build 61:
==> flow/design.v <==
`timescale 1ns / 1ps
module signed_mult(a , b , out);
    output [31:0] out;
    input signed [31:0] a;
    input signed [31:0] b;
    wire signed [63:0] mult_out;
    assign mult_out = a*b;
    assign out  = {mult_out[63] , mult_out[55:25]};
endmodule
`timescale 1ns / 1ps
module Lorenz(clk , rst , en , seed_x , seed_y , seed_z , x , y , z);
    wire signed [31:0] sigma = {7'b0001010 , 25'b0};  
    wire signed [31:0] beta = {7'b0000010 , 25'b1010101010101010101010101};  
    wire signed [31:0] rho = {7'b0011100 , 25'b0};  
    wire signed [31:0] scale = {7'b0000001 , 20'b10000000001010101010};
    wire signed [31:0] dt = {7'b0 , 20'b00000001000000000000};
    parameter signed [31:0] xo = {7'b1000001 , 25'b0};  
    parameter signed [31:0] yo = {7'b0 , 25'b0001100110011001100110011};  
    parameter signed [31:0] zo = {7'b0011001 , 25'b0};  
    input wire clk;
    input wire rst;
    input wire en;
    input wire signed [31:0] seed_x;
    input wire signed [31:0] seed_y;
    input wire signed [31:0] seed_z;
    output reg signed [31:0] x;
    output reg signed [31:0] y;
    output reg signed [31:0] z;
    reg signed [26:0] dx;
    reg signed [26:0] dy;
    reg signed [26:0] dz;
    wire signed [31:0] m1 , m2 , m3 , m4 , m5 , m6 , m7 , m8 , m9;
    signed_mult sm1 (.a(m1) , .b(sigma) , .out(m2));
    signed_mult sm2 (.a(m3) , .b(m4) , .out(m5));
    signed_mult sm3 (.a(m3) , .b(y) , .out(m6));
    signed_mult sm4 (.a(m7) , .b(beta) , .out(m8));
    assign m1 = (y - x) >>> 8;
    assign m3 = x >>> 8;
    assign m4 = rho - z;
    assign m7 = z >>> 8;
    assign m9 = (y >>> 8);
    always@(posedge clk)
    begin
        if (rst)
        begin
            x <= seed_x;
            y <= seed_y;
            z <= seed_z;
        end
        else if (en)
        begin
            x <= x + m2;
            y <= y + m5 - m9;
            z <= z + m6 - m8;
        end
    end
endmodule
`timescale 1ns / 1ps
module Slowclock(
    input clk,
    input rst,
    output slowclock,
    output slowclock_rise
    );
    reg [25:0] counter;
    reg clockout;
    always@(posedge clk)
    begin
        if (rst)
        begin
            counter <= 0;
            clockout <= 0;
        end
        else if( counter == 1)
        begin
            clockout <= !clockout;        
            counter <= 0;
        end
        else
            counter <= counter + 1;
    end
    assign slowclock = clockout;
    assign slowclock_rise = (counter == 1) && !clockout;
endmodule
`timescale 1ns / 1ps
module UART_Tx1
    #(parameter CLKS_PER_BIT = 435)
    (
        input clk,
        input rst,
        input Tx_s,
        input [7:0] Tx_Data,
        output Tx_Active,
        output reg Tx_serial_out,
        output Tx_Done
    );
    localparam TX_IDLE = 3'b000;
    localparam TX_START_BIT = 3'b001;
    localparam TX_DATA_SEND = 3'b010;
    localparam TX_STOP = 3'b011;
    localparam TX_CLEAN = 3'b100;
    reg [2:0] MAIN_STATE;
    reg [9:0] clk_count;
    reg [2:0] Bit_Index;
    reg [7:0] Send_Data;
    reg       Done;
    reg       Active;
    always@(posedge clk)
    begin
        if (rst)
        begin
            MAIN_STATE <= TX_IDLE;
            clk_count <= 0;
            Bit_Index <= 0;
            Send_Data <= 0;
            Done <= 1'b0;
            Active <= 1'b0;
            Tx_serial_out <= 1'b1;
        end
        else
        case(MAIN_STATE)
            TX_IDLE:
                begin
                    Tx_serial_out <= 1'b1;
                    Done <= 1'b0;
                    clk_count <= 1'b0;
                    Bit_Index <= 1'b0;
                    if(Tx_s == 1'b1)
                        begin
                            Active <= 1'b1;
                            Send_Data <= Tx_Data;
                            MAIN_STATE <= TX_START_BIT;
                        end
                     else
                        MAIN_STATE <= TX_IDLE;
                end
            TX_START_BIT:
                begin
                    Tx_serial_out <= 1'b0;
                    if(clk_count < CLKS_PER_BIT - 1)
                        begin
                            clk_count <= clk_count + 1;
                            MAIN_STATE <= TX_START_BIT;
                        end
                    else
                        begin    
                            clk_count <= 1'b0;
                            MAIN_STATE <= TX_DATA_SEND;
                        end
                end       
            TX_DATA_SEND:
                begin
                    Tx_serial_out <= Send_Data[Bit_Index];
                    if(clk_count < CLKS_PER_BIT - 1)
                        begin
                            clk_count <= clk_count + 1;
                            MAIN_STATE <= TX_DATA_SEND;
                        end
                    else
                        begin
                            clk_count <= 1'b0;
                            if(Bit_Index < 7)
                                begin
                                    Bit_Index <= Bit_Index + 1;
                                    MAIN_STATE <= TX_DATA_SEND;
                                end
                            else
                                begin
                                    Bit_Index <= 1'b0;
                                    MAIN_STATE <= TX_STOP;
                                end
                        end
                end
            TX_STOP:
                begin
                    Tx_serial_out <= 1'b1;
                    if(clk_count < CLKS_PER_BIT - 1)
                        begin
                            clk_count <= clk_count + 1;
                            MAIN_STATE <= TX_STOP;
                        end
                    else
                        begin
                            Done <= 1'b1;
                            clk_count <= 1'b0;
                            MAIN_STATE <= TX_CLEAN;
                            Active <= 1'b0;
                        end    
                end
            TX_CLEAN:
                begin
                    Done <= 1'b1;
                    MAIN_STATE <= TX_IDLE;
                end
            default:
                MAIN_STATE <= TX_IDLE;    
        endcase
    end
    assign Tx_Active = Active;
    assign Tx_Done = Done;
endmodule
`timescale 1ns / 1ps
module delta_sigma_dac(clk, rst, PWM_in, PWM_out);
input wire clk;
input wire rst;
input wire [15:0] PWM_in;
output reg PWM_out;
reg [16:0] PWM_accumulator;
wire [16:0] PWM_sum = PWM_accumulator + PWM_in;
always @(posedge clk) 
begin
     if (rst)
     begin
          PWM_accumulator <= 0;
          PWM_out <= 0;
     end
     else
     begin
          PWM_out <= PWM_sum[16];
          PWM_accumulator <= {1'b0, PWM_sum[15:0]};
     end
end 
endmodule
`timescale 1ns / 1ps
module Lorenz3D(
    clk,
    rst,
    seed_x,
    seed_y,
    seed_z,
    pinX,
    pinY,
    pinZ,
	serial_data,
    x,
    y,
    z
    );
	input wire clk;
    input wire rst;
    input wire [31:0] seed_x;
    input wire [31:0] seed_y;
    input wire [31:0] seed_z;
    output wire pinX;
    output wire pinY;
    output wire pinZ;
    output wire serial_data;
    output wire [31:0] x;
    output wire [31:0] y;
    output wire [31:0] z;
    reg [2:0] i;
    wire [7:0] inputdata;
    wire       done_bit;
    reg        start;
    wire       active;
    wire       out_serial;
    reg        triger;
    reg [3:0] count;
	wire signed [31:0] xm , ym , zm;
	wire signed [31:0] scale = {7'b0001001 , 25'b0000001111010111000010100};
	reg [31:0] key; 
	reg [2:0]  i_n;
	reg        start_n;
	reg        triger_n;
	reg [31:0] key_n;
	wire slowclock;
	wire slowclock_rise;
	Slowclock clock ( .clk(clk), .rst(rst), .slowclock(slowclock), .slowclock_rise(slowclock_rise));
    Lorenz  L1(
     .clk(clk),
     .rst(rst),
     .en(slowclock_rise),
     .seed_x(seed_x),
     .seed_y(seed_y),
     .seed_z(seed_z),
     .x(x),
     .y(y),
     .z(z)
    );
	UART_Tx1  #(435) U1 ( .clk(clk), .rst(rst), .Tx_s(start), .Tx_Data(inputdata), .Tx_Active(active),  .Tx_serial_out(out_serial), .Tx_Done(done_bit));
	always@(posedge clk)
    begin
        i_n = i;
        start_n = start;
        triger_n = triger;
        key_n = key;
        if(done_bit == 1'b1)
        begin
            i_n = i_n + 1;
        end
        if( i_n == 3'b000 && triger_n == 1'b1)
        begin
            key_n = x;            
            start_n = 1;
            triger_n = 0;
        end
        if(i_n == 3'b100)
        begin
            i_n = 0;
            triger_n = 1;
        end
        if (rst)
        begin
            i <= 0;
            start <= 0;
            triger <= 1;
        end
        else
        begin
            i <= i_n;
            start <= start_n;
            triger <= triger_n;
            key <= key_n;
        end
    end
	delta_sigma_dac d1 (.clk(clk), .rst(rst), .PWM_in(x[31:9]), .PWM_out(pinX));
    delta_sigma_dac d2 (.clk(clk), .rst(rst), .PWM_in(y[31:9]), .PWM_out(pinY));
	delta_sigma_dac d3 (.clk(clk), .rst(rst), .PWM_in(z[31:9]), .PWM_out(pinZ));
	signed_mult sm1 (.a(x) , .b(scale) , .out(xm));
	signed_mult sm2 (.a(y) , .b(scale) , .out(ym));
	signed_mult sm3 (.a(z) , .b(scale) , .out(zm));
	assign serial_data = out_serial;
    assign inputdata = key[((i + 1) * 8 - 1) -: 8];
endmodule
Settings: LEC_CHECK=0, CAP_MARGIN=20, CORE_MARGIN=2, CORE_UTILIZATION=57, SETUP_SLACK_MARGIN=3.75, SLEW_MARGIN=20; clock period 14.0 ns.
run.sh (not shown) runs the stock make flow with config.mk's settings and CLKGATE_MAP_FILE=.
Build 61 went all the way through the flow, and no timing, DRC or antenna check failed.
> inputs changed (build 61 -> build 94)
# build 61
export LEC_CHECK = 0
export CAP_MARGIN = 20
export CORE_MARGIN = 2
export CORE_UTILIZATION = 57
export SETUP_SLACK_MARGIN = 3.75
export SLEW_MARGIN = 20
create_clock -name core_clock -period 14.0 [get_ports {clk}]
# build 94
export LEC_CHECK = 0
export CAP_MARGIN = 20
export CORE_MARGIN = 2
export CORE_UTILIZATION = 40
export SLEW_MARGIN = 20
create_clock -name core_clock -period 14.1 [get_ports {clk}]
--- outcome ---
Re non-clock buffer instance count of the final layout: build 61 and build 94 aren't equal, and the lower value belongs to build 94.
Minimum hold slack: build 94 vs build 61 up 9.8 ps
Compared with build 61, build 94 shows a combined global-route utilization of all metal layers that is 14 points lower.
Count of cells along the worst hold path: build 94 vs build 61 down 1
Build 94 falls short of build 61 in total core area.
Build 61 ended up with or4_4 as its slowest library cell on the worst path; build 94 ended up with a2111oi_0.
diff inputs: build 94 => build 9
# build 94
export LEC_CHECK = 0
export CAP_MARGIN = 20
export CORE_MARGIN = 2
export CORE_UTILIZATION = 40
export SLEW_MARGIN = 20
create_clock -name core_clock -period 14.1 [get_ports {clk}]
# build 9
export LEC_CHECK = 0
export CAP_MARGIN = 20
export CORE_MARGIN = 2
export CORE_UTILIZATION = 70
export MAX_ROUTING_LAYER = met4
export SLEW_MARGIN = 20
create_clock -name core_clock -period 9.5 [get_ports {clk}]
- Final checks on build 9, whose flow otherwise completed, came back failing, citing negative setup slack.
- Build 9: data arrival at the endpoint of the critical path is 1960 ps lower than what build 94 reported.
- Compared with build 94, in build 9 top achievable clock speed up about 17%, critical path depth up about 2.2%.
- Build 94 leaves more setup margin than build 9.
- Across both runs, number of antenna violations at the first check in global routing was lower for build 9 than for build 94.
- Run comparison: build 94 master of the slowest instance on the critical path a2111oi_0; build 9 master of the slowest instance on the critical path fa_1
- Setup fix buffers added after clock tree synthesis, build 94 and build 9, higher one = build 9.
- Global-route usage (higher): build 9
